## v8
==> flow/design.v (excerpt) <==
module Attention_top #(
    parameter INPUT_WIDTH = 8,
    parameter NUM_CODE_WIDTH = 5,
    parameter MATRIX_SIZE = 3,
    parameter ADDR_WIDTH = $clog2(MATRIX_SIZE**2<<2),
    parameter OUTPUT_WIDTH = $clog2(MATRIX_SIZE*(2**INPUT_WIDTH))-1
)(
    input clk,
    input reset_n,
    input start,
    input softmax_req,DATA_write_EN,
    input  [INPUT_WIDTH*MATRIX_SIZE-1:0] Q_INPUT,
    input [INPUT_WIDTH*MATRIX_SIZE-1:0] MATRIX_INPUT,
    output reg [MATRIX_SIZE*OUTPUT_WIDTH-1:0] Output_RESULT,
    input output_req
);
wire [ADDR_WIDTH-1:0] Q_S_addr, write_addr;
wire [MATRIX_SIZE*OUTPUT_WIDTH-1:0] QK_RESULT;
wire write_enable;
wire job_start;
wire [INPUT_WIDTH*MATRIX_SIZE*MATRIX_SIZE-1:0] MATRIX_OUTPUT;
wire [OUTPUT_WIDTH*MATRIX_SIZE-1:0] output_buffer_READ_VALUE;
wire [INPUT_WIDTH*MATRIX_SIZE-1:0] Q_S_date;
wire K_V_read_EN;
wire Q_S_read_EN;
reg output_buffer_READ_EN;
reg [ADDR_WIDTH-1:0] output_buffer_READ_ADDR;
reg [ADDR_WIDTH-1:0] output_READ_ADDR;
    Array_control #(
        .INPUT_WIDTH(INPUT_WIDTH),
        .NUM_CODE_WIDTH(NUM_CODE_WIDTH),
        .MATRIX_SIZE(MATRIX_SIZE),
        .ADDR_WIDTH(ADDR_WIDTH),
        .OUTPUT_WIDTH(OUTPUT_WIDTH)
    ) array_control_inst (
        .start(start),
        .clk(clk),
        .reset_n(reset_n),
        .buffer_input_q(Q_S_date),
        .buffer_input_k(MATRIX_OUTPUT),
        .job_start(job_start),
        .buffer_read_K_EN(K_V_read_EN),
        .buffer_read_Q_EN(Q_S_read_EN),
        .write_enable(write_enable),
        .write_addr(write_addr),
        .buffer_Q_addr(Q_S_addr),
        .QK_RESULT(QK_RESULT)
    );
    matrix_buffer #(
        .INPUT_WIDTH(INPUT_WIDTH),
        .MATRIX_SIZE(MATRIX_SIZE),
        .ADDR_WIDTH(ADDR_WIDTH)
    ) matrix_buffer_inst (
        .clk(clk),
        .reset_n(reset_n),
        .K_V_read_EN(K_V_read_EN),
        .K_V_write_EN(DATA_write_EN),
        .K_V_clear(job_start),
        .MATRIX_INPUT(MATRIX_INPUT),
        .MATRIX_OUTPUT(MATRIX_OUTPUT)
    );
    row_buffer #(
        .INPUT_WIDTH(INPUT_WIDTH),
        .MATRIX_SIZE(MATRIX_SIZE),
        .ADDR_WIDTH(ADDR_WIDTH)
  ...
Size in the first run: about 5200 cells after synthesis, roughly 1200 flip-flops, roughly 81 I/O pins.
==> flow/config.mk <==
export PLATFORM = sky130hd
export DESIGN_NAME = Attention_top
export DESIGN_NICKNAME = Attention_top
export VERILOG_FILES = /design/flow/design.v
export SDC_FILE = /design/flow/constraint.sdc
export NUM_CORES = 4
export LEC_CHECK = 0
export CAP_MARGIN = 15
export CELL_PAD_IN_SITES_DETAIL_PLACEMENT = 0
export CELL_PAD_IN_SITES_GLOBAL_PLACEMENT = 0
export CORE_MARGIN = 2
export CORE_UTILIZATION = 64
export HOLD_SLACK_MARGIN = 0.12
export MIN_ROUTING_LAYER = met1
export SETUP_SLACK_MARGIN = 0.57
export SLEW_MARGIN = 20
export TNS_END_PERCENT = 5
==> flow/constraint.sdc <==
create_clock -name core_clock -period 2.98 [get_ports {clk}]
set_input_delay 0.5960 -clock core_clock [delete_from_list [all_inputs] [get_ports {clk}]]
set_output_delay 0.5960 -clock core_clock [all_outputs]
set_load 0.01 [all_outputs]
run.sh (not shown) runs the stock make flow with config.mk's settings and CLKGATE_MAP_FILE=.
v8: flow complete, layout not clean; failing: setup timing
Input-level comparison between v37 and v8:
Settings: SETUP_SLACK_MARGIN now -0.06, was 0.57; CORE_UTILIZATION now 69, was 64; the clock period (ns, I/O delays scaled along) now 2.58, was 2.98.
Results
- Final checks on v8, whose flow otherwise completed, came back failing, citing setup timing.
- | v37 | all stages done | FAIL | setup timing |
- Looking at worst-case setup slack after placement, v37 sits 0.27 ns below v8.
- v37 vs v8: met2 wire length up in v37
- v37 gives less layout filler cell count than v8 did.
- Area of all placed cells without fillers for v37 is higher than for v8.
- | internal power | lower: v8 |
- Compared with v8, v37 shows a lower tap cell count.
- Lower global router's overall resource usage among v8 and v37: v8
- The lower mean routed wirelength per cell of v8 and v37 is in v8.
- In v37 relative to v8, overall die area had gone down by a little under 10%.

Setup of job 7741:
Attention_top again, from the RTL that the note above started with.
Settings: LEC_CHECK=0, CAP_MARGIN=20, CELL_PAD_IN_SITES_DETAIL_PLACEMENT=0, CORE_ASPECT_RATIO=0.88, CORE_MARGIN=2, CORE_UTILIZATION=54, CTS_CLUSTER_DIAMETER=184, GPL_ROUTABILITY_DRIVEN=0, GPL_TIMING_DRIVEN=1, SLEW_MARGIN=20; clock period 3.06 ns.
Job 7741: flow complete, layout not clean; failing: setup timing
Changes in job 2337 relative to job 7741:
- GPL_ROUTABILITY_DRIVEN: 0 -> unset
- CELL_PAD_IN_SITES_DETAIL_PLACEMENT: 0 -> unset
- CORE_UTILIZATION: 54 -> 72
- GPL_TIMING_DRIVEN: 1 -> unset
- CORE_ASPECT_RATIO: 0.88 -> unset
- CTS_CLUSTER_DIAMETER: 184 -> unset
- SETUP_SLACK_MARGIN: unset -> -0.21
- PLACE_DENSITY: unset -> 0.37
- the clock period (ns, I/O delays scaled along): 3.06 -> 2.75
==> results <==
Job 7741 -> job 2337: routed metal-1 wire length decreased by a few percent. Sort job 7741 and job 2337 by global routing met2 resource utilization, ascending, and job 7741 comes first. Changes observed in job 2337 relative to job 7741: flip-flop and latch share of the layout cell area dropped 1.6 points, worst setup slack went down 0.39 ns. Comparing final period utilization for job 7741 and job 2337, the smaller number came from job 7741. In the flow results for job 7741 and job 2337, the maximum number of pins on one net before global-route repair is smaller on job 2337. No crash in job 2337: every stage finished, but the layout fails its final checks due to setup timing. Between job 2337 and job 7741, it is job 2337 whose non-clock buffer count is higher, by 261.
For job 7188, these inputs were changed with respect to job 2337:
- removing SETUP_SLACK_MARGIN (formerly -0.21)
- changing CORE_UTILIZATION from 72 to 40
- removing PLACE_DENSITY (formerly 0.37)
- changing the clock period (ns, I/O delays scaled along) from 2.75 to 7.29
Results
Job 7188 finished all stages; the layout is clean. Higher total power of the final layout was reported by job 2337, not job 7188. Job 7188 vs. job 2337: total power per unit cell area decreased 65%; synthesized-area fraction occupied by and/or/nand/nor cells essentially unchanged; number of clock buffers inserted by TritonCTS increased 20. Job 2337 and job 7188 ended up with roughly the same cell count after synthesis. Number of cells on the critical path (higher): job 2337.
Changes in job 3569 relative to job 7188:
- ABC_AREA newly set to 1
- CTS_CLUSTER_DIAMETER newly set to 230
- CORE_UTILIZATION changed from 40 to 70
- CTS_CLUSTER_SIZE newly set to 37
- the clock period (ns, I/O delays scaled along) changed from 7.29 to 2.09
Results
- Of job 7188 and job 3569, only job 3569 fails to finish with a clean layout.
- Changes observed in job 3569 relative to job 7188: synthesized area about even, share of the synthesized netlist area taken by xor and xnor gates saw a decrease, final weighted congestion in routability-driven placement climbed 16%, core area shows a reduction of 62000 um^2.
- What job 7188 reported for synthesized cell count has to be multiplied by 1.2 to get the figure for job 3569.
Power and IR drop assume default switching activity.
